[flow/design.v]
module fpadd (
    clk, reset, start,
    a, b,
    sum, 
    done
);
    input clk, reset, start;
    input [31:0] a, b;
    output [31:0] sum;
    output done;
    reg sign_a, sign_b, sign_r;
    reg [7:0] exp_a, exp_b, exp_r;
	reg [25:0] mant_a, mant_b;
    reg [25:0] mant_r;
	reg [31:0] sum;  
	reg done;
    reg [23:0] mant_sum;
    parameter IDLE = 3'b000;
    parameter SIGN = 3'b001;
    parameter SHIFT = 3'b010;
    parameter ADD = 3'b011;
	parameter RESSIGN = 3'b100;
    parameter NORM = 3'b101;
    parameter SEARCH = 3'b110;
	parameter FIN = 3'b111;
    reg[2:0] pres_state;
	always @(posedge clk) begin
	    if(reset) begin
			exp_a <= 0; exp_b <= 0; exp_r <= 0;
			mant_a <= 0; mant_b <= 0; mant_r <= 0;
			sign_a <= 0; sign_b <= 0; sign_r <= 0;
			done <= 0; sum <= 0; mant_sum <= 0;
    	end
    	else if(start) begin
	    	sign_a <= a[31];
	    	sign_b <= b[31];
			exp_a <= a[30:23];
			exp_b <= b[30:23];
			mant_a <= {3'b001, a[22:0]};  
			mant_b <= {3'b001, b[22:0]};  
	    	done <= 0;
	    	pres_state <= IDLE;
	    end
	    else begin
	    	case(pres_state)
			IDLE:  
	    	begin
		    	if ((exp_a == 8'b0) && (mant_a[22:0] == 22'b0 && mant_a[23] == 1'b1)) begin
					sum <= {sign_b, exp_b, mant_b[22:0]};
					done <= 1;
					pres_state <= FIN;
		    	end
	    		else if ((exp_b == 8'b0) && (mant_b[22:0] == 22'b0 && mant_b[23] == 1'b1)) begin
					sum <= {sign_a, exp_a, mant_a[22:0]};
					done <= 1;
					pres_state <= FIN;
		    	end
				else if (exp_a == 8'b11111111) begin
					sum <= {sign_a, exp_a, mant_a[22:0]};
					done <= 1;
					pres_state <= FIN;
				end
				else if (exp_b == 8'b11111111) begin
					sum <= {sign_b, exp_b, mant_b[22:0]};
					done <= 1;
					pres_state <= FIN;
				end
				else begin
					pres_state <= SIGN;
				end
			end	
			SIGN:  
			begin
				if (sign_a) begin
					mant_a <= ~mant_a + 1;
				end	
				if (sign_b) begin
					mant_b <= ~mant_b + 1;
				end	
				pres_state <= SHIFT;
			end
			SHIFT:  
			begin
				if(exp_a > exp_b) begin
					mant_b <= {sign_b, mant_b[25:1]};  
					exp_b <= exp_b + 1;
					exp_r <= exp_a;
				end
				else if(exp_a < exp_b) begin
					mant_a <= {sign_a, mant_a[25:1]};  
					exp_a <= exp_a + 1;
					exp_r <= exp_b;
				end
				else
					exp_r <= exp_a;
				pres_state <= (exp_a == exp_b) ? ADD : pres_state;
			end
			ADD:  
			begin
				mant_r <= mant_a + mant_b;
				pres_state <= RESSIGN;
			end
			RESSIGN:  
			begin
				if (mant_r[25] == 1) begin
					sign_r <= 1;
					mant_r <= -mant_r;
				end else begin
					sign_r <= 0;
				end
				pres_state <= NORM;
			end
			NORM:  
			begin
				if (mant_r == 0) begin
					exp_r <= 0;
					pres_state <= FIN;
				end else if ((mant_r[24] == 0) && (mant_r[23] == 1)) begin
					pres_state <= FIN;
				end else if (mant_r[24] == 1) begin
					mant_r <= mant_r >> 1;
					exp_r  <= exp_r + 1;
					pres_state <= FIN;
				end else
					pres_state <= SEARCH;
			end
			SEARCH:  
			begin
				if(mant_r[23] != 1) begin
					mant_r <= mant_r << 1;
					exp_r  <= exp_r - 1;
					pres_state <= SEARCH;
				end else
					pres_state <= FIN;
			end
			FIN:
			begin
				if (!done) begin
					sum <= {sign_r, exp_r, {mant_r[22:0]}};
					done <= 1;
				end
			end
			endcase
	    end
	end
endmodule
[flow/run.sh]
#!/bin/bash
# the make line also repeats each setting of config.mk as NAME=value (left out here)
make -C /OpenROAD-flow-scripts/flow DESIGN_CONFIG=/design/flow/config.mk WORK_HOME=/design/flow/orfs CLKGATE_MAP_FILE= finish
[flow/config.mk]
export PLATFORM = sky130hd
export DESIGN_NAME = fpadd
export DESIGN_NICKNAME = fpadd
export VERILOG_FILES = /design/flow/design.v
export SDC_FILE = /design/flow/constraint.sdc
export NUM_CORES = 4
export LEC_CHECK = 0
export ABC_AREA = 0
export CAP_MARGIN = 15
export CELL_PAD_IN_SITES_DETAIL_PLACEMENT = 2
export CORE_ASPECT_RATIO = 1.35
export CORE_MARGIN = 2
export CORE_UTILIZATION = 15
export GPL_ROUTABILITY_DRIVEN = 1
export GPL_TIMING_DRIVEN = 1
export MIN_ROUTING_LAYER = met1
export PLACE_DENSITY_LB_ADDON = 0.24
export SLEW_MARGIN = 20
[flow/constraint.sdc]
create_clock -name core_clock -period 4.4 [get_ports {clk}]
set_input_delay 0.8800 -clock core_clock [delete_from_list [all_inputs] [get_ports {clk}]]
set_output_delay 0.8800 -clock core_clock [all_outputs]
set_load 0.01 [all_outputs]
==> results of run 1 <==
[routing by layer]
layer / global-route usage, % / vias to the layer above / part of all wire (%)
li1: - / 5592 / -
met1: 16.1 / 6092 / 43
met2: 25.0 / 202 / 52
met3: 1.38 / 66 / 2.0
met4: 5.54 / 0 / 3.4
met5: 0 / - / 0
[area by class of cell]
class / count / area, um^2
flip-flops and latches: 146 / 2940
fillers: 8630 / 59100
clock buffers: 20 / 447
well taps: 936 / 1170
clock inverters: 12 / 131
inverters: 75 / 282
multi-input cells: 1130 / 7210
repair buffers: 131 / 1230
[per-stage QoR]
stage	power, uW	hold slack [ns]	worst slack [ns]
2_1_floorplan	2600	0.463	1.57
3_3_place_gp	3100	0.479	0.965
3_5_place_dp	3160	0.482	0.891
4_1_cts	4700	0.492	0.848
5_1_grt	4930	0.520	0.625
6_report	4660	0.488	0.891
==> summary.txt, run 1 <==
run results: P_sw=1810 uW, antenna violations before repair=0, hold path startpoint=sum[8], Crit. path cell count=7, Sw Share=38.8%, Pre-Place Util=15.1%, Worst EP required=4.77 ns, tool warning count=29, fin crit share=79.8%, vias in the first global route=12,800, H-Tree Level Count=4, fmax=0.285 GHz, routed len/inst=20.9 um, Core Util, Final=18.5%, fin cells=2,450, Synthesis Warnings=1, sequential power share=35.4%, clk pwr=1530 uW, Syn Nets=1,582, Setup crit end kind=register, setup TNS after final layout=0 ns, critical-path cell list=nor4_1 -> nand3_1 -> or4b_1 -> nor2_1 -> o221ai_1 -> nand2b_1 -> o32ai_1, CTS tree=built, clock-pin slew on the worst setup and hold paths=0.07 ns, Avg Cell Area, Syn=7.43 um^2, grt ovf=0, CORE AREA=72,500 um^2, clk sink count=146, largest net degree at the start of global routing=71, Slew @ Worst Pin=1.11 ns, RePlAce Congestion=0.863, YS chip area=10,900 um^2, commonest cells in the netlist=dfxtp_1 (145), nand2_1 (129), nor2_1 (125), a21oi_1 (104), o21ai_0 (99), Main area contributors=dfxtp_1 (27%), ha_1 (4.8%), a21oi_1 (4.8%), run status=complete, no violations, adder share=4.99%, Critical Path Start=mant_r[12], CP arrival=3.88 ns, Yosys Instances=1,472, RSZ-0062 raised after global routing=no, RR Endpoint=exp_r[6], CTS max path bufs=2, Final Setup Violations=0, FF-to-FF Start=mant_r[12], Layout Nets=1,611, Pwr per Cell Area=348 nW/um^2, n_diodes=0, clk latency late pin=0.47 ns, Sequential Power=1650 uW, Final Critical Period=3.51 ns, DR iter-0 viols=531, Buf+Inv Stages, Crit Path=0, reg2reg setup slack=0.89 ns, DRC violations left=0, first-pass GRT wire length=79,900 um, number of enable flip-flop cells=1, XOR/XNOR share of the synthesized area=3.92%, Top-area cell share=26.5%, Hold EP=sum[8], die width=236 um, Dominant flop cell=dfxtp_1, async set or reset register ratio after synthesis=0%, Comb power frac=31.9%, Multiplexer share=2.27%, Clk pwr share=32.7%, Cell Int Power=2850 uW, die height=318 um, hold depth=2, Inst Count DP=2,418, IO Pins=100, via count=12,000, CP max stage delay=0.71 ns, Max VDD drop=0.249 mV, largest power group=registers, Compound-Gate Fraction of Synth Area=32.2%, die area=75,100 um^2, Static Leak=0.00459 uW, # Max-Cap Violations=0, Relative slew margins=25.9%, estimated wirelength of the detail-placed design=39,600 um, num rows=115, CP Class=reg2reg, post-DR vias/cell=4.88, CP endpoint=exp_r[6], Max FO, Critical Path=11, dpl cell area=12,800 um^2, Port Buffer Count=99, top-count cell post-synth=dfxtp_1, design area=13,400 um^2, 1st-pass router iterations=5, Hold Crit Class=reg2reg, critical-path cell with the highest stage delay=or4b_1, Fin. Hold Viols=0, post-route ant nets=0, Post-synth regs=146, hold_buf cts=0, Logic power comb=1490 uW, Post-CTS Setup Bufs=0, Seq/Total Area, Yosys=26.8%, area delta synth->final=22.6%, Resized Gates After CTS=0, Logic family by area=AND-OR/OR-AND gates, Cells after Synth=1,472, Synth Cell Area=10,900 um^2, Post-Route WL=51,300 um, gr usage total=13.6%, synth unique cells=78, largest area contributor in the netlist=dfxtp_1, Simple-Gate Area Share=22.6%, Setup Skew=0.0144 ns, kind of cell adding the most delay to the critical path=simple AND/OR/NAND/NOR gates, Max Slew Vio Count=0, clk root buf=clkbuf_16, R2R depth=7, Setup crit start kind=register, CTS buffer count=17
==> inputs of run 2 (changes only) <==
- CAP_MARGIN: 15 -> 5
- CELL_PAD_IN_SITES_DETAIL_PLACEMENT: 2 -> default
- CORE_ASPECT_RATIO: 1.35 -> default
- CORE_UTILIZATION: 15 -> 72
- CTS_CLUSTER_SIZE: default -> 20
- GPL_TIMING_DRIVEN: 1 -> default
- MIN_ROUTING_LAYER: met1 -> default
- PLACE_DENSITY_LB_ADDON: 0.24 -> 0.01
- SETUP_SLACK_MARGIN: default -> 0.43
- TNS_END_PERCENT: default -> 70
- clock period: 4.4 -> 3.27 ns (I/O delays scaled with it)
==> run 2 against run 1 <==
  * Now fails the layout checks on negative setup slack
  * Clock power grew 45%
  * Clock skew down 0.0054 ns
  * Area after synthesis stayed put
  * Critical path type unchanged
  * Critical endpoint is now mant_b[11]
  * Largest power group is now combinational cells
  * Highest routed layer is now met5
==> summary.txt, run 2 <==
run results: run status=finished with violations, Layout Check Failures=negative setup slack, Top-area cell share=26.5% (unchanged), die width=127 um (-46%), Pwr per Cell Area=497 nW/um^2 (+43%), hold path startpoint=sum[6], Clk pwr share=33.4% (+0.7 points), Slew @ Worst Pin=0.931 ns (-0.181 ns), Sequential Power=2160 uW (+31%), Multiplexer share=2.27% (unchanged), Setup crit end kind=register, Filler cells=783 (-91%), DR WL met2=17,200 um (-35%), clk sink count=146 (unchanged), clock-pin slew on the worst setup and hold paths=0.06 ns (about the same), Yosys Instances=1,472 (unchanged), area delta synth->final=22.2%, Cell Int Power=4200 uW (+47%), synth unique cells=78 (unchanged), adder share=4.99% (unchanged), CTS buffer count=17 (unchanged), commonest cells in the netlist=dfxtp_1 (145), nand2_1 (129), nor2_1 (125), a21oi_1 (104), o21ai_0 (99), reg2reg setup slack=-0.06 ns (-0.95 ns), DR iter-0 viols=2,577 (+390%), sequential power share=32.5% (-2.9 points), Critical Path Start=exp_b[4], hold depth=2 (unchanged), Synthesis Warnings=1 (unchanged), die area=16,200 um^2 (-78%), clk latency late pin=0.45 ns (-0.02 ns), largest power group=combinational cells, Pre-Place Util=72.7% (+58 points), Setup Skew=0.00901 ns (-0.00539 ns), gr usage total=46.1% (+32 points), CORE AREA=15,000 um^2 (-79%), Port Buffer Count=99 (unchanged), clk root buf=clkbuf_16, post-DR vias/cell=7.60 (+56%), 1st-pass router iterations=12 (+7), YS chip area=10,900 um^2 (unchanged), IO Pins=100 (unchanged), total power=6640 uW (+42%), H-Tree Level Count=4 (unchanged), Place WS=0.313 ns (-0.577 ns), CTS tree=built, Buf+Inv Stages, Crit Path=1 (+1), Logic family by area=AND-OR/OR-AND gates, vias in the first global route=11,600 (-9.4%), Max FO, Critical Path=13 (+2), fmax=0.300 GHz (+5.4%), RSZ-0062 raised after global routing=yes, number of enable flip-flop cells=1 (unchanged), CTS max path bufs=2 (unchanged), async set or reset register ratio after synthesis=0% (unchanged), Crit. path cell count=9 (+2), Simple-Gate Area Share=22.6% (unchanged), Hold Crit Class=reg2reg, num rows=45 (-61%), Avg Cell Area, Syn=7.43 um^2 (unchanged), P_sw=2440 uW (+35%), via count=13,400 (+12%), Relative slew margins=38.0% (+12 points), largest area contributor in the netlist=dfxtp_1, n_diodes=0 (unchanged), post-route ant nets=0 (unchanged), Logic power comb=2270 uW (+52%), Layout Nets=1,666 (+3.4%), critical-path cell list=inv_1 -> ha_1 -> nand3_1 -> a21oi_1 -> o31a_1 -> o21a_4 -> o21ai_0 -> a221oi_1 -> nor2_1, CP max stage delay=0.79 ns (+0.08 ns), Syn Nets=1,582 (unchanged), Seq/Total Area, Yosys=26.8% (unchanged), Max VDD drop=0.419 mV (+68%), die height=127 um (-60%), CP arrival=3.62 ns (-0.26 ns), met3 WL=6550 um (+550%), fin crit share=102% (+22 points), antenna violations before repair=1 (+1), R2R depth=9 (+2), register area=2950 um^2 (+0.34%), Sw Share=36.8% (-2.1 points), worst hold slack=0.477 ns (-0.0114 ns), clk pwr=2220 uW (+45%), first-pass GRT wire length=59,700 um (-25%), XOR/XNOR share of the synthesized area=3.92% (unchanged), FF-to-FF Start=exp_b[4], Synth Cell Area=10,900 um^2 (unchanged), Final Critical Period=3.33 ns (-0.180 ns), logic area=7480 um^2 (+3.7%), Main area contributors=dfxtp_1 (27%), ha_1 (4.8%), a21oi_1 (4.8%), tool warning count=31 (+6.9%), Worst EP required=3.56 ns (-1.21 ns), RR Endpoint=mant_b[11], Final Setup Violations=1 (+1), RePlAce Congestion=1.01 (+17%), kind of cell adding the most delay to the critical path=AND-OR/OR-AND gates, Static Leak=0.00499 uW (+8.8%), top sig layer=met5, Compound-Gate Fraction of Synth Area=32.2% (unchanged), M1 WL=14,800 um (-32%), DRC violations left=0 (unchanged), hold_buf cts=0 (unchanged), Post-Route WL=41,800 um (-19%), Setup crit start kind=register, Post-synth regs=146 (unchanged), CP endpoint=mant_b[11], Comb power frac=34.1% (+2.2 points), # Max-Cap Violations=0 (unchanged), Cells after Synth=1,472 (unchanged), CP Class=reg2reg, Max Slew Vio Count=0 (unchanged), estimated wirelength of the detail-placed design=25,700 um (-35%), grt ovf=0 (unchanged), post-layout worst setup margin=-0.0590 ns (-0.950 ns), critical-path cell with the highest stage delay=a221oi_1, Fin. Hold Viols=0 (unchanged), largest net degree at the start of global routing=63 (-11%), routed len/inst=23.8 um (+14%), Hold EP=sum[6], top-count cell post-synth=dfxtp_1, Dominant flop cell=dfxtp_1
==> run 2: what timing repair did <==
action | 4_1_cts | 5_1_grt
resized | 27 | 54
pin swaps | 8 | 16
gates cloned | 4 | 3
buffers inserted | 9 | 9
endpoints found under the setup margin | 49 | 96
==> run 2: metal layers <==
layer  up-vias  GRT usage (%)
met4         2           23.1
li1       5696              -
met5         -              0
met1      6020           60.3
met3       358           13.4
met2      1276           69.8
==> run 2: final cells by class <==
class	count	area share [%]
clock inverters	14	1.57
flip-flops and latches	146	22.1
inverters	75	2.11
well taps	188	1.76
multi-input cells	1131	56.0
clock buffers	18	3.29
repair buffers	185	13.2
==> run 2: stage by stage <==
| step | TNS, ns | instances | util (%) | area, um^2 |
|---|---|---|---|---|
| floorplan | 0 | 1472 | - | 10900 |
| global placement | 0 | 1700 | 80.9 | 12200 |
| detailed placement | 0 | 1700 | 80.9 | 12200 |
| CTS | 0 | 1745 | 86.5 | 13000 |
| global route | -0.0951 | 1757 | 88.9 | 13400 |
| finish | -0.0590 | 1757 | 88.9 | 13400 |
==> inputs of run 3 (changes only) <==
- CAP_MARGIN: 5 -> 20
- CORE_UTILIZATION: 72 -> 68
- CTS_CLUSTER_DIAMETER: default -> 363
- CTS_CLUSTER_SIZE: 20 -> 37
- GPL_ROUTABILITY_DRIVEN: 1 -> default
- HOLD_SLACK_MARGIN: default -> 0.3
- PLACE_DENSITY_LB_ADDON: 0.01 -> default
- SETUP_SLACK_MARGIN: 0.43 -> default
- TNS_END_PERCENT: 70 -> default
- clock period: 3.27 -> 2.33 ns (I/O delays scaled with it)
==> run 3 against run 2 <==
  * The flow now stops in clock tree synthesis
  * Synthesized cell count did not move
  * Area after synthesis did not move
  * Die size rose by 5.7%
==> summary.txt, run 3 <==
yosys + openroad results -> CORE AREA=15,800 um^2 (+5.3%), die height=131 um (+2.8%), num rows=46 (+2.2%), Err=[ERROR DPL-0033] detailed placement checks failed during check placement., largest area contributor in the netlist=dfxtp_1, Main area contributors=dfxtp_1 (27%), ha_1 (4.8%), a21oi_1 (4.8%), Yosys Instances=1,472 (unchanged), Logic family by area=AND-OR/OR-AND gates, YS chip area=10,900 um^2 (unchanged), number of enable flip-flop cells=1 (unchanged), Simple-Gate Area Share=22.6% (unchanged), async set or reset register ratio after synthesis=0% (unchanged), Stop stage=clock tree synthesis, Post-synth regs=146 (unchanged), Cells after Synth=1,472 (unchanged), die width=131 um (+2.8%), commonest cells in the netlist=dfxtp_1 (145), nand2_1 (129), nor2_1 (125), a21oi_1 (104), o21ai_0 (99), Pre-Place Util=69.1% (-3.7 points), Avg Cell Area, Syn=7.43 um^2 (unchanged), Synth Cell Area=10,900 um^2 (unchanged), Multiplexer share=2.27% (unchanged), Port Buffer Count=99 (unchanged), top-count cell post-synth=dfxtp_1, Compound-Gate Fraction of Synth Area=32.2% (unchanged), synth unique cells=78 (unchanged), die area=17,100 um^2 (+5.7%), Dominant flop cell=dfxtp_1, Syn Nets=1,582 (unchanged), adder share=4.99% (unchanged), RePlAce Congestion=1.04 (+2.7%), IO Pins=100 (unchanged), estimated wirelength of the detail-placed design=30,300 um (+18%), Seq/Total Area, Yosys=26.8% (unchanged), Top-area cell share=26.5% (unchanged), XOR/XNOR share of the synthesized area=3.92% (unchanged), run status=stopped before the end, Synthesis Warnings=1 (unchanged)
run 3: through the flow:
stage | setup TNS [ns] | cells | setup slack, ns | area, um^2 | total power, uW
after global placement | -10.18 | 1927 | -0.250 | 13900 | 6310
after floorplan | -12.99 | 1472 | -0.402 | 11100 | 4970
after detailed placement | -14.74 | 1927 | -0.352 | 13900 | 6460
==> inputs of run 4 (changes only) <==
- ABC_AREA: 0 -> default
- CAP_MARGIN: 20 -> 15
- CORE_MARGIN: 2 -> 5
- CORE_UTILIZATION: 68 -> 40
- CTS_CLUSTER_DIAMETER: 363 -> 121
- CTS_CLUSTER_SIZE: 37 -> default
- HOLD_SLACK_MARGIN: 0.3 -> default
- clock period: 2.33 -> 5.22 ns (I/O delays scaled with it)
==> run 4 against run 3 <==
  * The run now finishes clean
  * Area after synthesis stayed put
  * Synthesized cell count is the same
  * Die size rose by 80%
==> summary.txt, run 4 <==
run results: run status=complete, no violations, hold path startpoint=sum[4], Setup crit start kind=register, adder share=4.99% (unchanged), DRC violations left=0, Clk pwr share=34.3%, XOR/XNOR share of the synthesized area=3.92% (unchanged), routed len/inst=20.7 um, clk latency late pin=0.44 ns, Critical Path Start=mant_a[1], # Max-Cap Violations=0, vias in the first global route=10,400, CP max stage delay=0.72 ns, met3 Usage GRT=2.97%, largest power group=registers, synth unique cells=78 (unchanged), Place WS=1.55 ns (+1.90 ns), Relative slew margins=24.2%, design area=12,600 um^2, die area=30,700 um^2 (+80%), worst hold slack=0.474 ns, largest net degree at the start of global routing=84, fin crit share=72.6%, CP endpoint=sum[23], Post-CTS Setup Bufs=0, first-pass GRT wire length=59,800 um, Top-area cell share=26.5% (unchanged), Logic power comb=1170 uW, number of enable flip-flop cells=1 (unchanged), R2R depth=10, Cells after Synth=1,472 (unchanged), post-route ant nets=0, hold_buf cts=0, n_diodes=0, num rows=60 (+30%), antenna violations before repair=0, post-layout worst setup margin=1.43 ns, YS chip area=10,900 um^2 (unchanged), M2 GR Usage=34.6%, area delta synth->final=14.9%, DR iter-0 viols=1,152, P_sw=1400 uW, RR Endpoint=sum[23], post-DR vias/cell=6.32, Yosys Instances=1,472 (unchanged), top-count cell post-synth=dfxtp_1, Static Leak=0.00452 uW, Resized Gates After CTS=0, estimated wirelength of the detail-placed design=27,400 um (-9.6%), layer with the highest usage=met1, Sw Share=36.1%, Multiplexer share=2.27% (unchanged), commonest cells in the netlist=dfxtp_1 (145), nand2_1 (129), nor2_1 (125), a21oi_1 (104), o21ai_0 (99), Compound-Gate Fraction of Synth Area=32.2% (unchanged), Synth Cell Area=10,900 um^2 (unchanged), FF-to-FF Start=mant_a[1], Logic family by area=AND-OR/OR-AND gates, Dominant flop cell=dfxtp_1, Main area contributors=dfxtp_1 (27%), ha_1 (4.8%), a21oi_1 (4.8%), RSZ-0062 raised after global routing=no, clk root buf=clkbuf_16, CTS buffer count=17, Post-Route WL=38,000 um, Pwr per Cell Area=307 nW/um^2, Post-synth regs=146 (unchanged), Setup Skew=0.0225 ns, Comb power frac=30.2%, setup TNS after final layout=0 ns, Slew @ Worst Pin=1.13 ns, Max VDD drop=0.196 mV, kind of cell adding the most delay to the critical path=simple AND/OR/NAND/NOR gates, Avg Cell Area, Syn=7.43 um^2 (unchanged), Max Slew Vio Count=0, Sequential Power=1370 uW, Synthesis Warnings=1 (unchanged), Seq/Total Area, Yosys=26.8% (unchanged), Layout Nets=1,593, CORE AREA=27,000 um^2 (+70%), CP Class=reg2reg, Max FO, Critical Path=30, CTS tree=built, RePlAce Congestion=0.905 (-13%), async set or reset register ratio after synthesis=0% (unchanged), Hold EP=sum[4], critical-path cell with the highest stage delay=nand2_1, Pre-Place Util=40.6% (-29 points), fmax=0.264 GHz, sequential power share=35.5%, reg2reg setup slack=1.43 ns, Worst EP required=5.48 ns, GR Util met1=36.9%, Simple-Gate Area Share=22.6% (unchanged), Core Util, Final=46.6%, Final Critical Period=3.79 ns, die height=175 um (+34%), Hold Crit Class=reg2reg, Syn Nets=1,582 (unchanged), tool warning count=29, Final Setup Violations=0, Buf+Inv Stages, Crit Path=2, Cell Int Power=2470 uW, Crit. path cell count=10, CP arrival=4.05 ns, H-Tree Level Count=4, clk sink count=146, CTS max path bufs=2, 1st-pass router iterations=7, Setup crit end kind=register, grt ovf=0, largest area contributor in the netlist=dfxtp_1, gr usage total=24.1%, clk pwr=1330 uW, via count=11,600, Fin. Hold Viols=0, die width=175 um (+34%), Port Buffer Count=99 (unchanged), clock-pin slew on the worst setup and hold paths=0.07 ns, hold depth=2, IO Pins=100 (unchanged), dpl cell area=11,900 um^2 (-14%), critical-path cell list=inv_1 -> ha_1 -> nor3b_1 -> and3_1 -> and4_1 -> o21bai_1 -> buf_4 -> nand2_1 -> o221ai_1 -> o22ai_1
[run 4: final cells by class]
type	count	area, um^2
clock buffers	20	468
clock inverters	11	150
fillers	2716	14400
inverters	75	282
multi-input cells	1130	7220
flip-flops and latches	146	2940
well taps	341	427
repair buffers	113	1090
[run 4: metal layers]
layer / part of all wire (%) / wire length (um)
met3: 7.5 / 2870
met4: 2.5 / 970
met5: 0 / 0
met2: 42 / 16100
met1: 48 / 18100
[run 4: metrics by stage]
stage                     cells  power [uW]
after floorplan            1472        2190
after global placement     1805        2520
after detailed placement   1805        2530
after CTS                  1836        3860
after global routing       1836        4060
final                      1836        3860
==> inputs of run 5 (changes only) <==
- ABC_AREA: default -> 1
- CAP_MARGIN: 15 -> 20
- CORE_MARGIN: 5 -> 2
- CTS_CLUSTER_DIAMETER: 121 -> 378
- CTS_CLUSTER_SIZE: default -> 65
- SETUP_SLACK_MARGIN: default -> -0.49
- clock period: 5.22 -> 5.0 ns (I/O delays scaled with it)
==> run 5 against run 4 <==
  * Via count grew 22%
  * Routed wire length grew 24%
  * Non-clock buffer count grew 2
  * Total power grew 51%
  * Register-to-register slack gained 0.42 ns
  * Critical path type unchanged
==> summary.txt, run 5 <==
run results: run status=complete, no violations, critical-path cell with the highest stage delay=nand2_2, clk sink count=146 (unchanged), kind of cell adding the most delay to the critical path=simple AND/OR/NAND/NOR gates, adder share=4.51% (-0.48 points), CP Class=reg2reg, Buf+Inv Stages, Crit Path=3 (+1), Max Slew Vio Count=0 (unchanged), CTS max path bufs=2 (unchanged), Cell Int Power=3010 uW (+22%), grt ovf=0 (unchanged), largest power group=combinational cells, RR Endpoint=sum[30], Layout Nets=2,227 (+40%), DRC violations left=0 (unchanged), number of enable flip-flop cells=1 (unchanged), die height=178 um (+1.4%), clk pwr=1420 uW (+7%), Final Setup Violations=0 (unchanged), Seq/Total Area, Yosys=24.3% (-2.6 points), R2R depth=14 (+4), CP arrival=3.53 ns (-0.52 ns), Crit. path cell count=14 (+4), fmax=0.317 GHz (+20%), gr usage total=29.8% (+5.7 points), Filler cells=3,214 (+18%), CP max stage delay=0.39 ns (-0.33 ns), FF-to-FF Start=mant_b[1], CORE AREA=29,700 um^2 (+10%), vias in the first global route=12,700 (+22%), Static Leak=0.00633 uW (+40%), Max VDD drop=0.243 mV (+24%), P_sw=2810 uW (+100%), Final Critical Period=3.15 ns (-0.636 ns), Top-area cell share=24.0% (-2.5 points), # Max-Cap Violations=0 (unchanged), Relative slew margins=26.1% (+1.9 points), Setup crit start kind=register, Sequential Power=1660 uW (+21%), total power=5820 uW (+51%), Post-CTS Setup Bufs=0 (unchanged), Comb power frac=47.1% (+17 points), clk root buf=clkbuf_16, RSZ-0062 raised after global routing=no, area delta synth->final=14.8%, Synth Cell Area=12,100 um^2 (+11%), XOR/XNOR share of the synthesized area=2.82% (-1.1 points), Compound-Gate Fraction of Synth Area=18.7% (-13 points), Worst EP required=5.38 ns (-0.10 ns), die width=178 um (+1.4%), YS chip area=12,100 um^2 (+11%), sequential power share=28.5% (-7.0 points), setup TNS after final layout=0 ns (unchanged), Post-Route WL=47,100 um (+24%), Dominant flop cell=dfxtp_1, Logic family by area=simple AND/OR/NAND/NOR gates, CTS tree=built, Critical Path Start=mant_b[1], clock-pin slew on the worst setup and hold paths=0.07 ns (about the same), Avg Cell Area, Syn=5.85 um^2 (-21%), Hold Crit Class=reg2reg, Logic power comb=2740 uW (+130%), Clk pwr share=24.4% (-9.9 points), largest area contributor in the netlist=dfxtp_1, DR iter-0 viols=1,707 (+48%), Sw Share=48.3% (+12 points), routed len/inst=18.7 um (-9.9%), critical-path cell list=inv_1 -> ha_1 -> nand2_1 -> nor2_4 -> nand4_1 -> nand2_1 -> buf_4 -> nand2_2 -> buf_4 -> nand2_1 -> nand3_1 -> nand2_1 -> nor2_1 -> nor2_1, Hold EP=sign_r, estimated wirelength of the detail-placed design=35,600 um (+30%), Main area contributors=dfxtp_1 (24%), nand2_1 (17%), nor2_1 (8.5%), reg2reg setup slack=1.85 ns (+0.42 ns), hold depth=2 (unchanged), hold path startpoint=sign_r, Simple-Gate Area Share=39.2% (+17 points), Setup Skew=0.0139 ns (-0.00857 ns), RePlAce Congestion=0.997 (+10%), Max FO, Critical Path=31 (+3.3%), IO Pins=100 (unchanged), top-count cell post-synth=nand2_1, Post-synth regs=146 (unchanged), Resized Gates After CTS=0 (unchanged), clk latency late pin=0.44 ns (about the same), Slew @ Worst Pin=1.10 ns (-0.0325 ns), post-route ant nets=0 (unchanged), fin crit share=63.0% (-9.5 points), Cells after Synth=2,067 (+40%), die area=31,600 um^2 (+2.9%), H-Tree Level Count=4 (unchanged), Setup crit end kind=register, CP endpoint=sum[30], synth unique cells=49 (-37%), Pwr per Cell Area=419 nW/um^2 (+36%), post-DR vias/cell=5.60 (-11%), Syn Nets=2,177 (+38%), largest net degree at the start of global routing=65 (-23%), first-pass GRT wire length=72,600 um (+21%), hold_buf cts=0 (unchanged), antenna violations before repair=1 (+1), 1st-pass router iterations=7 (unchanged), commonest cells in the netlist=nand2_1 (559), nor2_1 (275), inv_1 (219), nand3_1 (190), o21ai_0 (158), Worst path most repeated cell=nand2_1, Yosys Instances=2,067 (+40%), async set or reset register ratio after synthesis=0% (unchanged), Fin. Hold Viols=0 (unchanged), Pre-Place Util=40.7% (+0.12 points), Synthesis Warnings=1 (unchanged), tool warning count=29 (unchanged), via count=14,100 (+22%), Port Buffer Count=99 (unchanged), CTS buffer count=17 (unchanged), Multiplexer share=0% (-2.3 points), num rows=63 (+5.0%), n_diodes=0 (unchanged)
run 5: area by class of cell:
| type | instances | area (um^2) | share of cell area (%) |
|---|---|---|---|
| inverters | 226 | 850 | 6.12 |
| repair buffers | 115 | 1110 | 7.97 |
| multi-input cells | 1611 | 7880 | 56.8 |
| well taps | 390 | 488 | 3.52 |
| clock buffers | 17 | 425 | 3.06 |
| flip-flops and latches | 146 | 2930 | 21.1 |
| clock inverters | 15 | 194 | 1.40 |
run 5: metrics by stage:
step	utilization (%)	std cells	setup slack (ns)	instance area, um^2	hold slack, ns
after floorplan	-	2067	2.74	12100	0.428
after global placement	44.6	2488	1.86	13300	0.441
after detailed placement	44.6	2488	1.79	13300	0.448
after CTS	46.7	2520	1.93	13900	0.466
after global routing	46.7	2520	1.58	13900	0.500
final	46.7	2520	1.85	13900	0.465
run 5: metal layers:
metal / vias to the layer above / share of wire [%] / wire, um / track usage (%)
met5: - / 0 / 0 / 0
met2: 723 / 43 / 20200 / 45.8
met3: 104 / 9.4 / 4450 / 4.73
li1: 6901 / - / - / -
met4: 0 / 3.3 / 1540 / 10.3
met1: 6392 / 44 / 20900 / 41.9
==> inputs of run 6 (changes only) <==
- ABC_AREA: 1 -> 0
- CORE_ASPECT_RATIO: default -> 0.71
- CORE_UTILIZATION: 40 -> 72
- CTS_CLUSTER_DIAMETER: 378 -> 373
- CTS_CLUSTER_SIZE: 65 -> 100
- PLACE_DENSITY_LB_ADDON: default -> 0.0
- SETUP_SLACK_MARGIN: -0.49 -> default
- clock period: 5.0 -> 2.49 ns (I/O delays scaled with it)
==> run 6 against run 5 <==
  * The run now fails in clock tree synthesis
  * Area after synthesis down 9.6%
  * Die size down 49%
  * Synthesized cell count down 29%
==> summary.txt, run 6 <==
yosys + openroad results -> Main area contributors=dfxtp_1 (27%), ha_1 (4.8%), a21oi_1 (4.8%), Yosys Instances=1,472 (-29%), async set or reset register ratio after synthesis=0% (unchanged), Compound-Gate Fraction of Synth Area=32.2% (+13 points), die height=108 um (-39%), Synth Cell Area=10,900 um^2 (-9.6%), adder share=4.99% (+0.48 points), IO Pins=100 (unchanged), Synthesis Warnings=1 (unchanged), Dominant flop cell=dfxtp_1, Post-synth regs=146 (unchanged), YS chip area=10,900 um^2 (-9.6%), Top-area cell share=26.5% (+2.5 points), synth unique cells=78 (+59%), Logic family by area=AND-OR/OR-AND gates, Avg Cell Area, Syn=7.43 um^2 (+27%), Cells after Synth=1,472 (-29%), run status=stopped before the end, CORE AREA=14,700 um^2 (-51%), RePlAce Congestion=1.04 (+4.6%), Stop stage=clock tree synthesis, largest area contributor in the netlist=dfxtp_1, commonest cells in the netlist=dfxtp_1 (145), nand2_1 (129), nor2_1 (125), a21oi_1 (104), o21ai_0 (99), top-count cell post-synth=dfxtp_1, number of enable flip-flop cells=1 (unchanged), XOR/XNOR share of the synthesized area=3.92% (+1.1 points), estimated wirelength of the detail-placed design=33,100 um (-6.8%), die width=150 um (-16%), Port Buffer Count=99 (unchanged), Err=[ERROR DPL-0038] Utilization greater than 100%, impossible to legalize, Seq/Total Area, Yosys=26.8% (+2.6 points), Syn Nets=1,582 (-27%), Pre-Place Util=74.5% (+34 points), die area=16,200 um^2 (-49%), Multiplexer share=2.27% (+2.3 points), num rows=37 (-41%), Simple-Gate Area Share=22.6% (-17 points)
## run 6: through the flow
stage	cell area, um^2	power [uW]	instances	setup slack (ns)	TNS, ns
2_1_floorplan	11000	4610	1472	-0.242	-6.91
3_3_place_gp	13400	5750	1863	-0.120	-3.97
3_5_place_dp	13400	5940	1863	-0.305	-11.28
==> inputs of run 7 (changes only) <==
- CELL_PAD_IN_SITES_DETAIL_PLACEMENT: default -> 0
- CORE_ASPECT_RATIO: 0.71 -> default
- CORE_UTILIZATION: 72 -> 17
- CTS_CLUSTER_DIAMETER: 373 -> default
- CTS_CLUSTER_SIZE: 100 -> 39
- GPL_TIMING_DRIVEN: default -> 1
- MAX_ROUTING_LAYER: default -> met4
- MIN_ROUTING_LAYER: default -> met1
- PLACE_DENSITY_LB_ADDON: 0.0 -> 0.06
- TNS_END_PERCENT: default -> 100
- clock period: 2.49 -> 2.38 ns (I/O delays scaled with it)
==> run 7 against run 6 <==
  * Now fails the layout checks on negative setup slack
  * Die size increased to 4.1 times the previous value
  * Synthesized cell count unchanged
  * Area after synthesis unchanged
==> summary.txt, run 7 <==
run results: run status=finished with violations, Layout Check Failures=negative setup slack, Hold EP=exp_r[0], Final Critical Period=2.77 ns, CTS max path bufs=2, Filler cells=6,894, Post-synth regs=146 (unchanged), Synthesis Warnings=1 (unchanged), fin crit share=117%, DRC violations left=0, gr usage total=17.5%, Setup Skew=0.0168 ns, CP Class=reg2reg, Main area contributors=dfxtp_1 (27%), ha_1 (4.8%), a21oi_1 (4.8%), Max Slew Vio Count=0, critical-path cell with the highest stage delay=or4_4, CORE AREA=63,300 um^2 (+330%), Crit. path cell count=9, fmax=0.361 GHz, commonest cells in the netlist=dfxtp_1 (145), nand2_1 (129), nor2_1 (125), a21oi_1 (104), o21ai_0 (99), Max FO, Critical Path=6, largest net degree at the start of global routing=85, Clk pwr share=30.5%, Multiplexer share=2.27% (unchanged), Post-Route WL=57,400 um, top-count cell post-synth=dfxtp_1, CTS buffer count=17, design area=17,800 um^2, Cells after Synth=1,472 (unchanged), vias in the first global route=12,800, # Max-Cap Violations=0, Static Leak=0.00673 uW, Comb power frac=43.0%, dpl cell area=15,300 um^2 (+14%), hold path startpoint=reset, largest area contributor in the netlist=dfxtp_1, Syn Nets=1,582 (unchanged), IO Pins=100 (unchanged), Hold Crit Class=in2reg, Top-area cell share=26.5% (unchanged), hold_buf cts=0, H-Tree Level Count=4, RR Endpoint=sum[1], die height=258 um (+140%), estimated wirelength of the detail-placed design=42,700 um (+29%), Avg Cell Area, Syn=7.43 um^2 (unchanged), R2R depth=9, CTS tree=built, Synth Cell Area=10,900 um^2 (unchanged), Worst path most repeated cell=or4_4, Logic family by area=AND-OR/OR-AND gates, reg2reg setup slack=-0.39 ns, Worst EP required=2.76 ns, number of enable flip-flop cells=1 (unchanged), fin cells=2,707, hold depth=2, XOR/XNOR share of the synthesized area=3.92% (unchanged), Final Setup Violations=58, 1st-pass router iterations=6, num rows=92 (+150%), kind of cell adding the most delay to the critical path=simple AND/OR/NAND/NOR gates, adder share=4.99% (unchanged), Dominant flop cell=dfxtp_1, clock-pin slew on the worst setup and hold paths=0.07 ns, P_sw=3990 uW, clk sink count=146, setup TNS after final layout=-14.39 ns, Cell Int Power=6880 uW, Sequential Power=2880 uW, die area=66,400 um^2 (+310%), Core Util, Final=28.2%, clk root buf=clkbuf_16, Pwr per Cell Area=609 nW/um^2, sequential power share=26.5%, Simple-Gate Area Share=22.6% (unchanged), CP max stage delay=0.59 ns, Max VDD drop=0.559 mV, critical-path cell list=or4_4 -> or4_4 -> nor4_4 -> buf_4 -> o41ai_4 -> a211o_1 -> nand2_4 -> clkbuf_16 -> o22ai_1, routed len/inst=21.2 um, Fin. Hold Viols=0, Port Buffer Count=99 (unchanged), clk latency late pin=0.49 ns, async set or reset register ratio after synthesis=0% (unchanged), DR iter-0 viols=818, total power=10,900 uW, synth unique cells=78 (unchanged), Inst Count DP=2,632 (+41%), Yosys Instances=1,472 (unchanged), FF-to-FF Start=mant_b[7], Setup crit start kind=register, Critical Path Start=mant_b[7], post-layout worst setup margin=-0.393 ns, Logic power comb=4670 uW, area delta synth->final=63.2%, tool warning count=32, via count=12,800, CP arrival=3.15 ns, Compound-Gate Fraction of Synth Area=32.2% (unchanged), YS chip area=10,900 um^2 (unchanged), grt ovf=0, largest power group=combinational cells, die width=258 um (+71%), Sw Share=36.7%, RePlAce Congestion=0.817 (-22%), post-DR vias/cell=4.74, Seq/Total Area, Yosys=26.8% (unchanged), Slew @ Worst Pin=0.693 ns, clk pwr=3320 uW, first-pass GRT wire length=85,200 um, Layout Nets=1,956, antenna violations before repair=2, Pre-Place Util=17.3% (-57 points), post-route ant nets=0, CP endpoint=sum[1], Buf+Inv Stages, Crit Path=2, Relative slew margins=53.8%, RSZ-0062 raised after global routing=yes, Setup crit end kind=register
==> run 7: area by class of cell <==
type	count	area (um^2)	share of cell area (%)
Multi-Input combinational cell	1130	8570	48.0
Sequential cell	146	3000	16.8
Antenna cell	2	5.00	0.0280
Clock buffer	19	443	2.48
Clock inverter	13	230	1.29
Tap cell	846	1060	5.93
Inverter	75	284	1.59
Timing Repair Buffer	476	4260	23.8
==> run 7: through the flow <==
stage | hold WS (ns) | worst slack (ns)
global placement | 0.470 | -0.376
global route | 0.316 | -0.469
detailed placement | 0.476 | -0.411
floorplan | 0.463 | -0.352
CTS | 0.296 | -0.365
finish | 0.348 | -0.393
==> run 7: repair_timing <==
action	4_1_cts	5_1_grt
gates resized	167	155
setup endpoints to repair	104	111
setup buffers	25	16
endpoints found under the hold margin	0	0
pin swaps	62	78
gates cloned	3	5
==> run 7: per-layer routing <==
layer	up-vias	routed length [um]	track usage (%)
li1	6284	-	-
met1	6287	30200	25.6
met2	215	24600	24.8
met3	38	1680	2.87
met4	0	948	4.08
met5	-	0	-
==> inputs of run 8 (changes only) <==
- ABC_AREA: 0 -> default
- CAP_MARGIN: 20 -> 25
- CELL_PAD_IN_SITES_DETAIL_PLACEMENT: 0 -> 2
- CELL_PAD_IN_SITES_GLOBAL_PLACEMENT: default -> 3
- CORE_ASPECT_RATIO: default -> 0.67
- CORE_UTILIZATION: 17 -> 40
- CTS_CLUSTER_DIAMETER: default -> 393
- CTS_CLUSTER_SIZE: 39 -> 84
- GPL_TIMING_DRIVEN: 1 -> default
- MAX_ROUTING_LAYER: met4 -> default
- PLACE_DENSITY: default -> 0.46
- PLACE_DENSITY_LB_ADDON: 0.06 -> default
- SETUP_SLACK_MARGIN: default -> 0.85
- SLEW_MARGIN: 20 -> 0
- TNS_END_PERCENT: 100 -> 70
- clock period: 2.38 -> 5.0 ns (I/O delays scaled with it)
==> run 8 against run 7 <==
  * Worst hold slack better by 0.13 ns
  * Critical path depth rose by 1
  * Highest routed layer is now met5
  * Final cell count decreased by 31%
  * Maximum frequency shrank 26%
  * Clock power fell by 58%
  * Combinational power is about 70% lower
  * The run now finishes clean
  * Area after synthesis is the same
  * Design area shrank 29%
==> summary.txt, run 8 <==
run results: 1st-pass router iterations=6 (unchanged), vias in the first global route=12,900 (+0.91%), DR iter-0 viols=1,327 (+62%), kind of cell adding the most delay to the critical path=simple AND/OR/NAND/NOR gates, Hold EP=sum[7], H-Tree Level Count=4 (unchanged), largest power group=registers, Static Leak=0.00463 uW (-31%), Syn Nets=1,582 (unchanged), Sequential Power=1430 uW (-50%), CP arrival=4.12 ns (+0.97 ns), FF-to-FF Start=mant_b[1], Main area contributors=dfxtp_1 (27%), ha_1 (4.8%), a21oi_1 (4.8%), Relative slew margins=23.5% (-30 points), Multiplexer share=2.27% (unchanged), CP max stage delay=0.68 ns (+0.09 ns), clk pwr=1390 uW (-58%), hold_buf cts=0 (unchanged), num rows=49 (-47%), fin cells=1,873 (-31%), Resized Gates After CTS=0 (-100%), gr usage total=37.1% (+20 points), Final Critical Period=3.76 ns (+0.988 ns), Pwr per Cell Area=331 nW/um^2 (-46%), fin crit share=75.2% (-41 points), Comb power frac=33.3% (-9.7 points), largest net degree at the start of global routing=68 (-20%), Top-area cell share=26.5% (unchanged), Sw Share=38.9% (+2.2 points), number of enable flip-flop cells=1 (unchanged), area delta synth->final=16.6%, hold depth=2 (unchanged), Final Setup Violations=0 (-100%), via count=12,600 (-1.6%), Logic family by area=AND-OR/OR-AND gates, Slew @ Worst Pin=1.14 ns (+0.445 ns), top-count cell post-synth=dfxtp_1, Setup Skew=0.0103 ns (-0.00648 ns), RSZ-0062 raised after global routing=no, post-DR vias/cell=6.74 (+42%), # Max-Cap Violations=0 (unchanged), routed len/inst=28.3 um (+34%), Logic power comb=1400 uW (-70%), die area=28,700 um^2 (-57%), clk root buf=clkbuf_16, CTS tree=built, run status=complete, no violations, Critical Path Start=mant_b[1], critical-path cell list=inv_1 -> ha_1 -> or3b_2 -> or4_4 -> nor4_4 -> o21bai_1 -> nand2_1 -> buf_4 -> nor2_1 -> o32ai_2, post-route ant nets=0 (unchanged), Max Slew Vio Count=0 (unchanged), Max VDD drop=0.207 mV (-63%), Dominant flop cell=dfxtp_1, Setup crit end kind=register, die width=206 um (-20%), tool warning count=32 (unchanged), Synth Cell Area=10,900 um^2 (unchanged), Post-Route WL=53,000 um (-7.6%), grt ovf=0 (unchanged), CTS buffer count=17 (unchanged), Port Buffer Count=99 (unchanged), Pre-Place Util=40.7% (+23 points), Hold Crit Class=reg2reg, antenna violations before repair=2 (unchanged), Yosys Instances=1,472 (unchanged), R2R depth=10 (+1), setup TNS after final layout=0 ns (+14.39 ns), clk sink count=146 (unchanged), reg2reg setup slack=1.24 ns (+1.63 ns), critical-path cell with the highest stage delay=nand2_1, synth unique cells=78 (unchanged), adder share=4.99% (unchanged), Core Util, Final=47.5% (+19 points), CP endpoint=sum[25], hold path startpoint=sum[7], sequential power share=33.8% (+7.3 points), CTS max path bufs=2 (unchanged), Filler cells=3,074 (-55%), Layout Nets=1,613 (-18%), P_sw=1640 uW (-59%), XOR/XNOR share of the synthesized area=3.92% (unchanged), Worst EP required=5.36 ns (+2.60 ns), Avg Cell Area, Syn=7.43 um^2 (unchanged), worst hold slack=0.478 ns (+0.130 ns), Post-CTS Setup Bufs=0 (-100%), Post-synth regs=146 (unchanged), Inst Count DP=1,841 (-30%), fmax=0.266 GHz (-26%), Cells after Synth=1,472 (unchanged), Simple-Gate Area Share=22.6% (unchanged), Synthesis Warnings=1 (unchanged), DRC violations left=0 (unchanged), Compound-Gate Fraction of Synth Area=32.2% (unchanged), clock-pin slew on the worst setup and hold paths=0.07 ns (about the same), Cell Int Power=2580 uW (-63%), async set or reset register ratio after synthesis=0% (unchanged), CORE AREA=26,900 um^2 (-58%), clk latency late pin=0.46 ns (-0.03 ns), CP Class=reg2reg, Crit. path cell count=10 (+1), Seq/Total Area, Yosys=26.8% (unchanged), Buf+Inv Stages, Crit Path=2 (unchanged), RePlAce Congestion=0.972 (+19%), first-pass GRT wire length=80,700 um (-5.2%), commonest cells in the netlist=dfxtp_1 (145), nand2_1 (129), nor2_1 (125), a21oi_1 (104), o21ai_0 (99), largest area contributor in the netlist=dfxtp_1, Setup crit start kind=register, estimated wirelength of the detail-placed design=38,000 um (-11%), IO Pins=100 (unchanged), Fin. Hold Viols=0 (unchanged), Clk pwr share=32.9% (+2.4 points), Max FO, Critical Path=17 (+11), RR Endpoint=sum[25], die height=139 um (-46%), YS chip area=10,900 um^2 (unchanged)
run 8: final cells by class:
| cell class | count | area, um^2 | share of cell area [%] |
|---|---|---|---|
| Antenna cell | 1 | 2.50 | 0.0196 |
| Clock buffer | 26 | 551 | 4.32 |
| Clock inverter | 5 | 62.6 | 0.491 |
| Inverter | 75 | 282 | 2.21 |
| Multi-Input combinational cell | 1130 | 7210 | 56.6 |
| Sequential cell | 146 | 2940 | 23.0 |
| Tap cell | 357 | 447 | 3.50 |
| Timing Repair Buffer | 133 | 1260 | 9.87 |
run 8: routing by layer:
metal / routed length [um] / up-vias / share of wire [%] / global-route usage [%]
li1: - / 5600 / - / -
met1: 24400 / 6398 / 46 / 53.4
met2: 22200 / 531 / 42 / 53.0
met3: 4950 / 86 / 9.3 / 9.72
met4: 1480 / 2 / 2.8 / 13.1
met5: 12 / - / 0.023 / 0
run 8: stage by stage:
| stage | setup slack, ns | area (um^2) | power, uW |
|---|---|---|---|
| global placement | 1.57 | 12100 | 2730 |
| global route | 1.09 | 12700 | 4410 |
| finish | 1.24 | 12800 | 4220 |
| detailed placement | 1.41 | 12100 | 2790 |
| CTS | 1.33 | 12700 | 4190 |
| floorplan | 2.17 | 10900 | 2290 |
==> inputs of run 9 (changes only) <==
- ABC_AREA: default -> 0
- CAP_MARGIN: 25 -> 20
- CELL_PAD_IN_SITES_DETAIL_PLACEMENT: 2 -> default
- CELL_PAD_IN_SITES_GLOBAL_PLACEMENT: 3 -> default
- CORE_ASPECT_RATIO: 0.67 -> default
- CORE_UTILIZATION: 40 -> 68
- CTS_CLUSTER_DIAMETER: 393 -> 363
- CTS_CLUSTER_SIZE: 84 -> 37
- HOLD_SLACK_MARGIN: default -> -0.09
- MIN_ROUTING_LAYER: met1 -> default
- PLACE_DENSITY: 0.46 -> default
- SETUP_SLACK_MARGIN: 0.85 -> 0.64
- SLEW_MARGIN: 0 -> 20
- TNS_END_PERCENT: 70 -> default
- clock period: 5.0 -> 2.48 ns (I/O delays scaled with it)
==> run 9 against run 8 <==
  * The flow now stops in clock tree synthesis
  * Area after synthesis stayed put
  * Synthesized cell count stayed put
  * Die size is 40% lower
==> summary.txt, run 9 <==
yosys + openroad results -> run status=stopped before the end, Stop stage=clock tree synthesis, Err=[ERROR DPL-0038] Utilization greater than 100%, impossible to legalize, IO Pins=100 (unchanged), Cells after Synth=1,472 (unchanged), commonest cells in the netlist=dfxtp_1 (145), nand2_1 (129), nor2_1 (125), a21oi_1 (104), o21ai_0 (99), YS chip area=10,900 um^2 (unchanged), Multiplexer share=2.27% (unchanged), Dominant flop cell=dfxtp_1, adder share=4.99% (unchanged), Synthesis Warnings=1 (unchanged), Port Buffer Count=99 (unchanged), Logic family by area=AND-OR/OR-AND gates, XOR/XNOR share of the synthesized area=3.92% (unchanged), die height=131 um (-6.1%), RePlAce Congestion=1.00 (+2.9%), async set or reset register ratio after synthesis=0% (unchanged), synth unique cells=78 (unchanged), Top-area cell share=26.5% (unchanged), Synth Cell Area=10,900 um^2 (unchanged), die width=131 um (-36%), Place WS=-0.225 ns (-1.64 ns), Seq/Total Area, Yosys=26.8% (unchanged), die area=17,100 um^2 (-40%), Compound-Gate Fraction of Synth Area=32.2% (unchanged), Post-synth regs=146 (unchanged), Syn Nets=1,582 (unchanged), Main area contributors=dfxtp_1 (27%), ha_1 (4.8%), a21oi_1 (4.8%), Simple-Gate Area Share=22.6% (unchanged), Avg Cell Area, Syn=7.43 um^2 (unchanged), CORE AREA=15,800 um^2 (-41%), estimated wirelength of the detail-placed design=29,700 um (-22%), num rows=46 (-6.1%), top-count cell post-synth=dfxtp_1, number of enable flip-flop cells=1 (unchanged), Pre-Place Util=69.1% (+28 points), Yosys Instances=1,472 (unchanged), largest area contributor in the netlist=dfxtp_1
## run 9: metrics by stage
step                      utilization [%]  instance area (um^2)  total power (uW)  TNS (ns)  std cells
after floorplan                         -                 12000              5090     -7.19       1472
after global placement               87.3                 13800              5950     -4.90       1829
after detailed placement             87.3                 13800              6080     -6.57       1829
==> inputs of run 10 (changes only) <==
- ABC_AREA: 0 -> default
- CORE_UTILIZATION: 68 -> 69
- CTS_CLUSTER_DIAMETER: 363 -> default
- CTS_CLUSTER_SIZE: 37 -> 36
- HOLD_SLACK_MARGIN: -0.09 -> default
- SETUP_SLACK_MARGIN: 0.64 -> default
- clock period: 2.48 -> 2.67 ns (I/O delays scaled with it)
==> run 10 against run 9 <==
  * Now fails the layout checks on negative setup slack
  * Synthesized cell count did not move
  * Area after synthesis did not move
  * Die size fell by 1.4%
==> summary.txt, run 10 <==
run results: register area=2950 um^2, Synth Cell Area=10,900 um^2 (unchanged), num rows=46 (unchanged), run status=finished with violations, Filler cells=715, Synthesis Warnings=1 (unchanged), Syn Nets=1,582 (unchanged), Yosys Instances=1,472 (unchanged), Buf+Inv Stages, Crit Path=1, setup TNS after final layout=-11.45 ns, Logic power comb=3200 uW, # Max-Cap Violations=0, Core Util, Final=90.3%, CTS max path bufs=2, largest net degree at the start of global routing=89, Clk pwr share=31.5%, die area=16,900 um^2 (-1.4%), gr usage total=48.5%, Final Setup Violations=42, antenna violations before repair=5, clk pwr=2660 uW, clk latency late pin=0.45 ns, design area=14,200 um^2, IO Pins=100 (unchanged), Setup crit start kind=register, YS chip area=10,900 um^2 (unchanged), DR iter-0 viols=3,399, first-pass GRT wire length=63,900 um, post-DR vias/cell=7.74, Hold Crit Class=reg2reg, Setup Skew=0.0107 ns, Cells after Synth=1,472 (unchanged), Simple-Gate Area Share=22.6% (unchanged), Final Critical Period=3.12 ns, Slew @ Worst Pin=1.35 ns, Max FO, Critical Path=7, Avg Cell Area, Syn=7.43 um^2 (unchanged), critical-path cell list=ha_1 -> nand3_1 -> o21ai_0 -> o41ai_4 -> a211o_1 -> nand2_4 -> buf_8 -> o22ai_2, RePlAce Congestion=1.01 (+0.47%), 1st-pass router iterations=12, Worst EP required=2.96 ns, Comb power frac=37.9%, Place WS=-0.0884 ns (+0.137 ns), sequential power share=30.6%, CTS buffer count=17, via count=14,400, R2R depth=8, async set or reset register ratio after synthesis=0% (unchanged), Seq/Total Area, Yosys=26.8% (unchanged), post-layout worst setup margin=-0.449 ns, hold path startpoint=sum[24], Logic family by area=AND-OR/OR-AND gates, Critical Path Start=exp_b[0], Cell Int Power=5250 uW, post-route ant nets=0, Static Leak=0.00541 uW, XOR/XNOR share of the synthesized area=3.92% (unchanged), reg2reg setup slack=-0.45 ns, P_sw=3190 uW, Max Slew Vio Count=0, grt ovf=0, clk sink count=146, Dominant flop cell=dfxtp_1, area delta synth->final=29.7%, hold_buf cts=0, clock-pin slew on the worst setup and hold paths=0.07 ns, CP endpoint=sum[20], DRC violations left=0, RR Endpoint=sum[20], vias in the first global route=12,300, Hold EP=sum[24], fin crit share=117%, FF-to-FF Start=exp_b[0], tool warning count=35, Compound-Gate Fraction of Synth Area=32.2% (unchanged), CP arrival=3.41 ns, RSZ-0062 raised after global routing=yes, Pwr per Cell Area=595 nW/um^2, top-count cell post-synth=dfxtp_1, Sequential Power=2580 uW, Layout Check Failures=negative setup slack, CTS tree=built, Post-synth regs=146 (unchanged), H-Tree Level Count=4, Crit. path cell count=8, CP max stage delay=1.04 ns, CORE AREA=15,700 um^2 (-0.73%), synth unique cells=78 (unchanged), commonest cells in the netlist=dfxtp_1 (145), nand2_1 (129), nor2_1 (125), a21oi_1 (104), o21ai_0 (99), clk root buf=clkbuf_16, adder share=4.99% (unchanged), routed len/inst=25.7 um, Max VDD drop=0.543 mV, Setup crit end kind=register, Top-area cell share=26.5% (unchanged), die width=130 um (-0.71%), logic area=7690 um^2, largest area contributor in the netlist=dfxtp_1, CP Class=reg2reg, Port Buffer Count=99 (unchanged), Sw Share=37.8%, Relative slew margins=9.26%, fmax=0.321 GHz, Pre-Place Util=69.6% (+0.51 points), largest power group=combinational cells, number of enable flip-flop cells=1 (unchanged), Main area contributors=dfxtp_1 (27%), ha_1 (4.8%), a21oi_1 (4.8%), estimated wirelength of the detail-placed design=28,300 um (-4.7%), Fin. Hold Viols=0, hold depth=2, Multiplexer share=2.27% (unchanged), Layout Nets=1,744, kind of cell adding the most delay to the critical path=AND-OR/OR-AND gates, die height=130 um (-0.71%), Post-Route WL=47,900 um, dpl cell area=13,000 um^2 (-6.1%), critical-path cell with the highest stage delay=o21ai_0
[run 10: cell type report]
type                       count  area share (%)
antenna                        1          0.0176
clock inverter                11            1.13
multi-input combinational   1130            54.2
tap                          216            1.91
inverter                      75            2.00
clock buffer                  20            3.22
timing repair buffer         264            16.7
sequential                   146            20.8
[run 10: repair_timing]
item                                    4_1_cts  5_1_grt
buffers inserted                              1        5
pin swaps                                     1       17
cloned                                        0        3
endpoints found under the setup margin       42       70
gates resized                                 8      100
[run 10: routing by layer]
| layer | track usage [%] | vias up | part of all wire (%) |
|---|---|---|---|
| met5 | 0 | - | 0.23 |
| met4 | 25.6 | 10 | 9.0 |
| met3 | 15.2 | 542 | 17 |
| met2 | 71.5 | 1568 | 40 |
| met1 | 63.6 | 6435 | 33 |
| li1 | - | 5864 | - |
[run 10: metrics by stage]
stage / hold WS [ns] / power, uW / instances
2_1_floorplan: 0.463 / 4300 / 1472
6_report: 0.510 / 8440 / 1863
5_1_grt: 0.513 / 8640 / 1863
3_3_place_gp: 0.464 / 5210 / 1823
4_1_cts: 0.477 / 7940 / 1855
3_5_place_dp: 0.466 / 5300 / 1823
==> inputs of run 11 (changes only) <==
- CORE_UTILIZATION: 69 -> 64
- CTS_CLUSTER_SIZE: 36 -> default
- clock period: 2.67 -> 3.51 ns (I/O delays scaled with it)
==> run 11 against run 10 <==
  * The run now finishes clean
  * Synthesized cell count did not move
  * Utilization fell by 15 points
  * Final cell count fell by 6.2%
  * Critical path type unchanged
  * Maximum frequency decreased by 1.1%
  * Largest power group is now registers
  * Design area decreased by 11%
  * Area after synthesis unchanged
  * Setup slack gained 0.80 ns
  * Routed wire length fell by 24%
  * Count of clock-buffer cells in the layout decreased by 3
  * Die size is 7.6% higher
  * Global-route usage down 8.3 points
==> summary.txt, run 11 <==
run results: Relative slew margins=31.7% (+22 points), met3 Usage GRT=7.77% (-7.4 points), Buf+Inv Stages, Crit Path=1 (unchanged), Final Setup Violations=0 (-100%), reg2reg setup slack=0.36 ns (+0.80 ns), Port Buffer Count=99 (unchanged), top-count cell post-synth=dfxtp_1, Logic power comb=1830 uW (-43%), Pwr per Cell Area=444 nW/um^2 (-25%), Compound-Gate Fraction of Synth Area=32.2% (unchanged), Comb power frac=32.6% (-5.3 points), Worst EP required=3.85 ns (+0.89 ns), adder share=4.99% (unchanged), synth unique cells=78 (unchanged), Clk pwr share=31.3% (-0.2 points), GR Util met1=57.5% (-6.2 points), area delta synth->final=15.2%, fmax=0.317 GHz (-1.1%), run status=complete, no violations, CP arrival=3.50 ns (+0.09 ns), clk root buf=clkbuf_16, CP Class=reg2reg, M2 GR Usage=61.1% (-10 points), Setup crit end kind=register, CTS buffer count=17 (unchanged), YS chip area=10,900 um^2 (unchanged), XOR/XNOR share of the synthesized area=3.92% (unchanged), Sequential Power=2020 uW (-22%), Hold Crit Class=reg2reg, IO Pins=100 (unchanged), grt ovf=0 (unchanged), clock-pin slew on the worst setup and hold paths=0.07 ns (about the same), Filler cells=1,303 (+82%), Top-area cell share=26.5% (unchanged), Crit. path cell count=9 (+1), critical-path cell list=inv_1 -> ha_1 -> nor3b_1 -> nand2_1 -> or4b_1 -> nor2_1 -> o221ai_1 -> nand2b_1 -> o32ai_1, kind of cell adding the most delay to the critical path=simple AND/OR/NAND/NOR gates, CTS max path bufs=2 (unchanged), RR Endpoint=exp_r[2], hold depth=2 (unchanged), Cell Int Power=3460 uW (-34%), Yosys Instances=1,472 (unchanged), Fin. Hold Viols=0 (unchanged), Post-Route WL=36,600 um (-24%), H-Tree Level Count=4 (unchanged), async set or reset register ratio after synthesis=0% (unchanged), Post-synth regs=146 (unchanged), hold_buf cts=0 (unchanged), gr usage total=40.2% (-8.3 points), post-DR vias/cell=7.02 (-9.3%), post-route ant nets=0 (unchanged), P_sw=2130 uW (-33%), R2R depth=9 (+1), DR iter-0 viols=1,805 (-47%), Max Slew Vio Count=0 (unchanged), Static Leak=0.00465 uW (-14%), via count=12,300 (-15%), Hold EP=sum[6], FF-to-FF Start=mant_r[1], die width=135 um (+3.7%), Slew @ Worst Pin=1.02 ns (-0.322 ns), fin crit share=89.9% (-27 points), die area=18,100 um^2 (+7.6%), Pre-Place Util=65.7% (-3.9 points), Sw Share=38.1% (+0.36 points), Synthesis Warnings=1 (unchanged), hold path startpoint=sum[6], Synth Cell Area=10,900 um^2 (unchanged), Setup Skew=0.00974 ns (-0.000940 ns), CP max stage delay=0.62 ns (-0.42 ns), clk pwr=1750 uW (-34%), Simple-Gate Area Share=22.6% (unchanged), CORE AREA=16,600 um^2 (+5.9%), clk latency late pin=0.44 ns (about the same), RePlAce Congestion=0.969 (-3.6%), total power=5590 uW (-34%), Syn Nets=1,582 (unchanged), 1st-pass router iterations=11 (-1), vias in the first global route=10,900 (-12%), RSZ-0062 raised after global routing=no, num rows=47 (+2.2%), largest area contributor in the netlist=dfxtp_1, register area=2940 um^2 (-0.38%), Max FO, Critical Path=6 (-1), logic area=7210 um^2 (-6.2%), Multiplexer share=2.27% (unchanged), estimated wirelength of the detail-placed design=26,000 um (-8.1%), commonest cells in the netlist=dfxtp_1 (145), nand2_1 (129), nor2_1 (125), a21oi_1 (104), o21ai_0 (99), number of enable flip-flop cells=1 (unchanged), setup TNS after final layout=0 ns (+11.45 ns), DRC violations left=0 (unchanged), die height=135 um (+3.7%), layer with the highest usage=met2, Resized Gates After CTS=0 (-8), Logic family by area=AND-OR/OR-AND gates, largest power group=registers, Main area contributors=dfxtp_1 (27%), ha_1 (4.8%), a21oi_1 (4.8%), sequential power share=36.1% (+5.5 points), critical-path cell with the highest stage delay=or4b_1, Post-CTS Setup Bufs=0 (-1), Final Critical Period=3.15 ns (+0.0355 ns), Cells after Synth=1,472 (unchanged), Dominant flop cell=dfxtp_1, clk sink count=146 (unchanged), first-pass GRT wire length=58,100 um (-9.1%), Max VDD drop=0.420 mV (-23%), Critical Path Start=mant_r[1], antenna violations before repair=0 (-5), routed len/inst=20.9 um (-19%), Avg Cell Area, Syn=7.43 um^2 (unchanged), Layout Nets=1,625 (-6.8%), CTS tree=built, tool warning count=32 (-8.6%), CP endpoint=exp_r[2], Setup crit start kind=register, n_diodes=0 (-1), largest net degree at the start of global routing=68 (-24%), # Max-Cap Violations=0 (unchanged), Seq/Total Area, Yosys=26.8% (unchanged)
## run 11: cell type report
type,count,share of cell area (%)
clock buffer,17,3.38
clock inverter,15,1.01
inverter,75,2.23
multi-input combinational,1130,57.2
sequential,146,23.3
tap,220,2.18
timing repair buffer,145,10.6
## run 11: per-stage QoR
stage | area (um^2) | instances | util [%] | worst slack [ns] | hold slack [ns]
after floorplan | 10900 | 1472 | - | 0.683 | 0.463
after CTS | 12600 | 1748 | 75.7 | 0.421 | 0.478
after global routing | 12600 | 1748 | 75.7 | 0.112 | 0.504
after global placement | 12000 | 1716 | 72.4 | 0.585 | 0.467
after detailed placement | 12000 | 1716 | 72.4 | 0.481 | 0.467
final | 12600 | 1748 | 75.7 | 0.355 | 0.482
## run 11: layer usage
metal / part of all wire (%) / vias to the layer above / routed length [um]
met5: 0 / - / 0
met4: 2.6 / 0 / 934
met3: 12 / 77 / 4450
met2: 44 / 811 / 16000
met1: 41 / 5757 / 15200
li1: - / 5620 / -
==> inputs of run 12 (changes only) <==
- CAP_MARGIN: 20 -> 15
- CORE_UTILIZATION: 64 -> 40
- CTS_CLUSTER_DIAMETER: default -> 48
- clock period: 3.51 -> 5.0 ns (I/O delays scaled with it)
==> run 12 against run 11 <==
  * Worst hold slack got worse by 0.0056 ns
  * Critical path type unchanged
  * Area after synthesis did not move
  * Final cell count rose by 5.3%
  * Clock power fell by 17%
  * Combinational power fell by 33%
  * Die size rose by 58%
  * First-iteration DRC count fell by 33%
  * Critical path depth rose by 2
  * Sequential power fell by about 30%
==> summary.txt, run 12 <==
run results: H-Tree Level Count=4 (unchanged), Logic power comb=1230 uW (-33%), 1st-pass router iterations=6 (-5), Setup Skew=0.0150 ns (+0.00523 ns), first-pass GRT wire length=58,800 um (+1.2%), die height=169 um (+26%), Filler cells=2,732 (+110%), largest area contributor in the netlist=dfxtp_1, number of enable flip-flop cells=1 (unchanged), Dominant flop cell=dfxtp_1, CTS buffer count=17 (unchanged), Yosys Instances=1,472 (unchanged), RR Endpoint=sum[25], gr usage total=25.9% (-14 points), YS chip area=10,900 um^2 (unchanged), Post-Route WL=37,600 um (+2.7%), hold path startpoint=sum[6], clk latency late pin=0.44 ns (about the same), Max Slew Vio Count=0 (unchanged), clock-pin slew on the worst setup and hold paths=0.07 ns (about the same), # Max-Cap Violations=0 (unchanged), Final Setup Violations=0 (unchanged), Pwr per Cell Area=326 nW/um^2 (-27%), CP max stage delay=0.57 ns (-0.05 ns), Cell Int Power=2620 uW (-24%), CP Class=reg2reg, critical-path cell list=inv_1 -> ha_1 -> or3b_2 -> or4_4 -> nor4_4 -> o21bai_1 -> buf_4 -> nand2_1 -> buf_4 -> nor2_1 -> o32ai_2, Static Leak=0.00455 uW (-2.1%), Pre-Place Util=40.7% (-25 points), Synthesis Warnings=1 (unchanged), Resized Gates After CTS=0 (unchanged), CP arrival=3.94 ns (+0.44 ns), routed len/inst=20.4 um (-2.4%), post-route ant nets=0 (unchanged), via count=11,500 (-5.9%), Fin. Hold Viols=0 (unchanged), top-count cell post-synth=dfxtp_1, antenna violations before repair=0 (unchanged), Core Util, Final=47.0% (-29 points), Critical Path Start=mant_b[1], Sw Share=36.1% (-2.0 points), RSZ-0062 raised after global routing=no, RePlAce Congestion=0.873 (-9.9%), critical-path cell with the highest stage delay=or4_4, Cells after Synth=1,472 (unchanged), Multiplexer share=2.27% (unchanged), Port Buffer Count=99 (unchanged), Sequential Power=1420 uW (-30%), reg2reg setup slack=1.41 ns (+1.06 ns), post-DR vias/cell=6.27 (-11%), setup TNS after final layout=0 ns (unchanged), Post-synth regs=146 (unchanged), logic area=7210 um^2 (about the same), CP endpoint=sum[25], P_sw=1480 uW (-30%), async set or reset register ratio after synthesis=0% (unchanged), Final Critical Period=3.59 ns (+0.434 ns), area delta synth->final=15.4%, Max VDD drop=0.184 mV (-56%), Seq/Total Area, Yosys=26.8% (unchanged), Logic family by area=AND-OR/OR-AND gates, Compound-Gate Fraction of Synth Area=32.2% (unchanged), Syn Nets=1,582 (unchanged), hold_buf cts=0 (unchanged), largest net degree at the start of global routing=94 (+38%), Max FO, Critical Path=29 (+23), largest power group=clock, vias in the first global route=10,300 (-5.5%), Clk pwr share=35.5% (+4.2 points), worst hold slack=0.477 ns (-0.00561 ns), estimated wirelength of the detail-placed design=26,900 um (+3.2%), Main area contributors=dfxtp_1 (27%), ha_1 (4.8%), a21oi_1 (4.8%), Post-CTS Setup Bufs=0 (unchanged), Simple-Gate Area Share=22.6% (unchanged), synth unique cells=78 (unchanged), run status=complete, no violations, clk pwr=1460 uW (-17%), Relative slew margins=27.8% (-3.8 points), Avg Cell Area, Syn=7.43 um^2 (unchanged), hold depth=2 (unchanged), clk sink count=146 (unchanged), DRC violations left=0 (unchanged), register area=2940 um^2 (unchanged), R2R depth=11 (+2), Top-area cell share=26.5% (unchanged), Comb power frac=29.9% (-2.7 points), grt ovf=0 (unchanged), adder share=4.99% (unchanged), Crit. path cell count=11 (+2), Buf+Inv Stages, Crit Path=3 (+2), Layout Nets=1,596 (-1.8%), FF-to-FF Start=mant_b[1], clk root buf=clkbuf_16, sequential power share=34.6% (-1.5 points), tool warning count=29 (-9.4%), DR iter-0 viols=1,201 (-33%), Worst EP required=5.35 ns (+1.50 ns), Slew @ Worst Pin=1.08 ns (+0.0565 ns), Hold EP=sum[6], num rows=60 (+28%), Setup crit end kind=register, IO Pins=100 (unchanged)
-- run 12: cell type report --
type,instances,share of cell area [%]
Clock buffer,19,3.60
Sequential cell,146,23.3
Multi-Input combinational cell,1130,57.2
Tap cell,341,3.38
Timing Repair Buffer,116,8.81
Clock inverter,13,1.55
Inverter,75,2.23
-- run 12: routing by layer --
layer / part of all wire [%] / track usage (%) / vias to the layer above
li1: - / - / 5569
met1: 48 / 39.0 / 5477
met2: 43 / 38.6 / 455
met3: 7.0 / 3.47 / 44
met4: 2.0 / 6.87 / 0
met5: 0 / 0 / -
-- run 12: stage by stage --
stage	setup WS (ns)	std cells	instance area (um^2)
after floorplan	2.17	1472	10900
after global placement	1.45	1808	12000
after detailed placement	1.41	1808	12000
after CTS	1.37	1840	12600
after global routing	1.18	1840	12600
final	1.41	1840	12600
No activity file was given, so power comes from the tool's default toggle rates.
